==> build 84 <==
// sensor_if
module sensor_if(input sens_active,reset,clk,output passed);
Settings: LEC_CHECK=0, ABC_AREA=0, CAP_MARGIN=0, CORE_ASPECT_RATIO=0.53, CORE_MARGIN=2, CORE_UTILIZATION=72, CTS_CLUSTER_DIAMETER=394, CTS_CLUSTER_SIZE=26, GPL_TIMING_DRIVEN=1, HOLD_SLACK_MARGIN=-0.1, MAX_ROUTING_LAYER=met4, PLACE_DENSITY=0.67, SETUP_SLACK_MARGIN=0.45, SLEW_MARGIN=40; clock period 1.59 ns.
run.sh (not shown) runs the stock make flow with config.mk's settings and CLKGATE_MAP_FILE=.
==> trial 4: changes against build 84 <==
==> flow/config.mk (replaced) <==
export PLATFORM = sky130hd
export DESIGN_NAME = sensor_if
export DESIGN_NICKNAME = sensor_if
export VERILOG_FILES = /design/flow/design.v
export SDC_FILE = /design/flow/constraint.sdc
export NUM_CORES = 4
export LEC_CHECK = 0
export CAP_MARGIN = 20
export CORE_MARGIN = 2
export CORE_UTILIZATION = 72
export CTS_CLUSTER_DIAMETER = 292
export CTS_CLUSTER_SIZE = 10
export PLACE_DENSITY_LB_ADDON = 0.01
export SLEW_MARGIN = 20
==> flow/constraint.sdc (replaced) <==
create_clock -name core_clock -period 1.45 [get_ports {clk}]
set_input_delay 0.2900 -clock core_clock [delete_from_list [all_inputs] [get_ports {clk}]]
set_output_delay 0.2900 -clock core_clock [all_outputs]
set_load 0.01 [all_outputs]
==> summary of the runs <==
- Of build 84 and trial 4, trial 4 has the higher clock power (gap about 43%, measured against trial 4).
- Between build 84 and trial 4, the lower critical path depth is in trial 4 (gap 1).
- In build 84 the clock-buffer cell count is lower than in trial 4, by 16.
- Sequential cell count is the same in trial 4 and build 84.
- Of trial 4 and build 84, build 84 has the higher routed wire length (gap 10%, measured against build 84).
- Against trial 4, the final cell count of build 84 is higher by 0.78%.
- Between trial 4 and build 84, the lower core utilization is in trial 4 (gap 0.45 points).
==> figures <==
item	trial 4	build 84
Run status	timing/DRC/antenna clean	timing/DRC/antenna clean
Worst Slack Setup Final	0.0566 ns	0.141 ns
Post-Place Cell Area	9650 um2	9660 um2
Total number of tap cells	172	176
Vias per inst	5.82	5.91
Clock-pin slew of the registers on the worst-case setup and hold paths	0.05 ns	0.10 ns
Layout buffering overhead excluding clock cells	7.22%	11.0%
Area of all placed cells without fillers	10400 um2	10600 um2
Non-filler instance count after layout	1290	1300
Layout-to-synthesis area ratio	1.124x	1.136x
Via count of the first global-routing pass	7096	6618
Die X-Extent	118 um	160 um
Filler cell count in the final layout	843	811
Via count of the routed design	7504	7684
Number of cell rows	41	30
Combinational Power Share	3.8%	5.7%

---

==> inputs of run a <==
==> flow/design.v <==
module sensor_if(input sens_active,reset,clk,output passed);
reg [255-1:0] shift_reg;
reg compleated,uninterupted;
  always @(posedge clk) begin
  if(~reset && sens_active && ~uninterupted)begin
      shift_reg <= {shift_reg[255-2:0], sens_active};
      if(shift_reg[255-1])begin
        uninterupted = 1;
        shift_reg <= 0;
      end
    end  
    if(~reset && uninterupted && ~sens_active)begin
      shift_reg <= {shift_reg[255-2:0], ~sens_active};
    end if(uninterupted && shift_reg[255-1] && ~sens_active) begin
      compleated = 1;
    end
    if(reset) begin
      shift_reg <= 0;
      compleated = 0;
      uninterupted = 0;
    end
  end
  assign passed = compleated;
endmodule
==> flow/run.sh <==
#!/bin/bash
# the make line also repeats each setting of config.mk as NAME=value (left out here)
make -C /OpenROAD-flow-scripts/flow DESIGN_CONFIG=/design/flow/config.mk WORK_HOME=/design/flow/orfs CLKGATE_MAP_FILE= finish
==> flow/config.mk <==
export PLATFORM = sky130hd
export DESIGN_NAME = sensor_if
export DESIGN_NICKNAME = sensor_if
export VERILOG_FILES = /design/flow/design.v
export SDC_FILE = /design/flow/constraint.sdc
export NUM_CORES = 4
export LEC_CHECK = 0
export ABC_AREA = 1
export CAP_MARGIN = 0
export CELL_PAD_IN_SITES_DETAIL_PLACEMENT = 0
export CELL_PAD_IN_SITES_GLOBAL_PLACEMENT = 3
export CORE_ASPECT_RATIO = 1.41
export CORE_MARGIN = 5
export CORE_UTILIZATION = 17
export CTS_CLUSTER_DIAMETER = 23
export CTS_CLUSTER_SIZE = 35
export GPL_ROUTABILITY_DRIVEN = 1
export GPL_TIMING_DRIVEN = 0
export HOLD_SLACK_MARGIN = 0.09
export MAX_ROUTING_LAYER = met4
export MIN_ROUTING_LAYER = met2
export PLACE_DENSITY = 0.5
export SLEW_MARGIN = 0
export TNS_END_PERCENT = 80
==> flow/constraint.sdc <==
create_clock -name core_clock -period 1.48 [get_ports {clk}]
set_input_delay 0.2960 -clock core_clock [delete_from_list [all_inputs] [get_ports {clk}]]
set_output_delay 0.2960 -clock core_clock [all_outputs]
set_load 0.01 [all_outputs]
==> inputs of run b, as changes to run a <==
==> flow/config.mk (replaced) <==
export PLATFORM = sky130hd
export DESIGN_NAME = sensor_if
export DESIGN_NICKNAME = sensor_if
export VERILOG_FILES = /design/flow/design.v
export SDC_FILE = /design/flow/constraint.sdc
export NUM_CORES = 4
export LEC_CHECK = 0
export ABC_AREA = 1
export CAP_MARGIN = 20
export CORE_MARGIN = 2
export CORE_UTILIZATION = 72
export SLEW_MARGIN = 20
==> inputs of run c, as changes to run a <==
==> flow/config.mk (replaced) <==
export PLATFORM = sky130hd
export DESIGN_NAME = sensor_if
export DESIGN_NICKNAME = sensor_if
export VERILOG_FILES = /design/flow/design.v
export SDC_FILE = /design/flow/constraint.sdc
export NUM_CORES = 4
export LEC_CHECK = 0
export CAP_MARGIN = 20
export CORE_MARGIN = 2
export CORE_UTILIZATION = 18
export SLEW_MARGIN = 20
==> flow/constraint.sdc (replaced) <==
create_clock -name core_clock -period 6.12 [get_ports {clk}]
set_input_delay 1.2240 -clock core_clock [delete_from_list [all_inputs] [get_ports {clk}]]
set_output_delay 1.2240 -clock core_clock [all_outputs]
set_load 0.01 [all_outputs]
==> inputs of run d, as changes to run a <==
==> flow/config.mk (replaced) <==
export PLATFORM = sky130hd
export DESIGN_NAME = sensor_if
export DESIGN_NICKNAME = sensor_if
export VERILOG_FILES = /design/flow/design.v
export SDC_FILE = /design/flow/constraint.sdc
export NUM_CORES = 4
export LEC_CHECK = 0
export CAP_MARGIN = 20
export CELL_PAD_IN_SITES_DETAIL_PLACEMENT = 1
export CORE_ASPECT_RATIO = 1.55
export CORE_MARGIN = 2
export CORE_UTILIZATION = 25
export CTS_CLUSTER_SIZE = 93
export MIN_ROUTING_LAYER = met2
export PLACE_DENSITY_LB_ADDON = 0.13
export SETUP_SLACK_MARGIN = 0.39
export SLEW_MARGIN = 20
==> flow/constraint.sdc (replaced) <==
create_clock -name core_clock -period 2.65 [get_ports {clk}]
set_input_delay 0.5300 -clock core_clock [delete_from_list [all_inputs] [get_ports {clk}]]
set_output_delay 0.5300 -clock core_clock [all_outputs]
set_load 0.01 [all_outputs]
==> notes <==
Run c went through all stages and came out clean. Run a completed, yet does not pass: negative setup slack. Run b went through all stages and came out clean. Run d completed with no timing, DRC or antenna violations.
Hold slack: run b > run c > run d > run a.
Die size: run b < run d < run c < run a.
Sequential share of layout area: run a < run b < run d < run c.
Routed wire length: run c is lower than run b (57%).
In synthesized area, run c and run d do not differ.
==> figures <==
| item | run b | run c | run a | run d |
|---|---|---|---|---|
| Result of the run | complete, no violations | complete, no violations | complete, but fails checks | complete, no violations |
| Reasons for failing layout checks | - | - | negative setup slack | - |
| Tap Cells | 280 | 680 | 1215 | 489 |
| Cell depth of the worst min-delay path | 4 | 2 | 4 | 2 |
| Logic depth of the worst register-to-register path | 7 | 4 | 9 | 4 |
| Filler Cell Count | 1625 | 5607 | 10300 | 4363 |
| Seq share, synth | 32.5% | 55.4% | 32.5% | 55.4% |
| Part of the power in registers | 41.9% | 51.4% | 21.1% | 49.2% |
| Setup Total Neg Slack | 0 ns | 0 ns | -1.07 ns | 0 ns |
| Resize count post-CTS | 4 | 0 | 544 | 0 |
| Arrival time of data at the critical path endpoint | 1.13 ns | 3.47 ns | 2.13 ns | 1.40 ns |
| ClkCell Share | 5.40% | 7.84% | 16.8% | 8.20% |
No activity file was given, so power comes from the tool's default toggle rates.
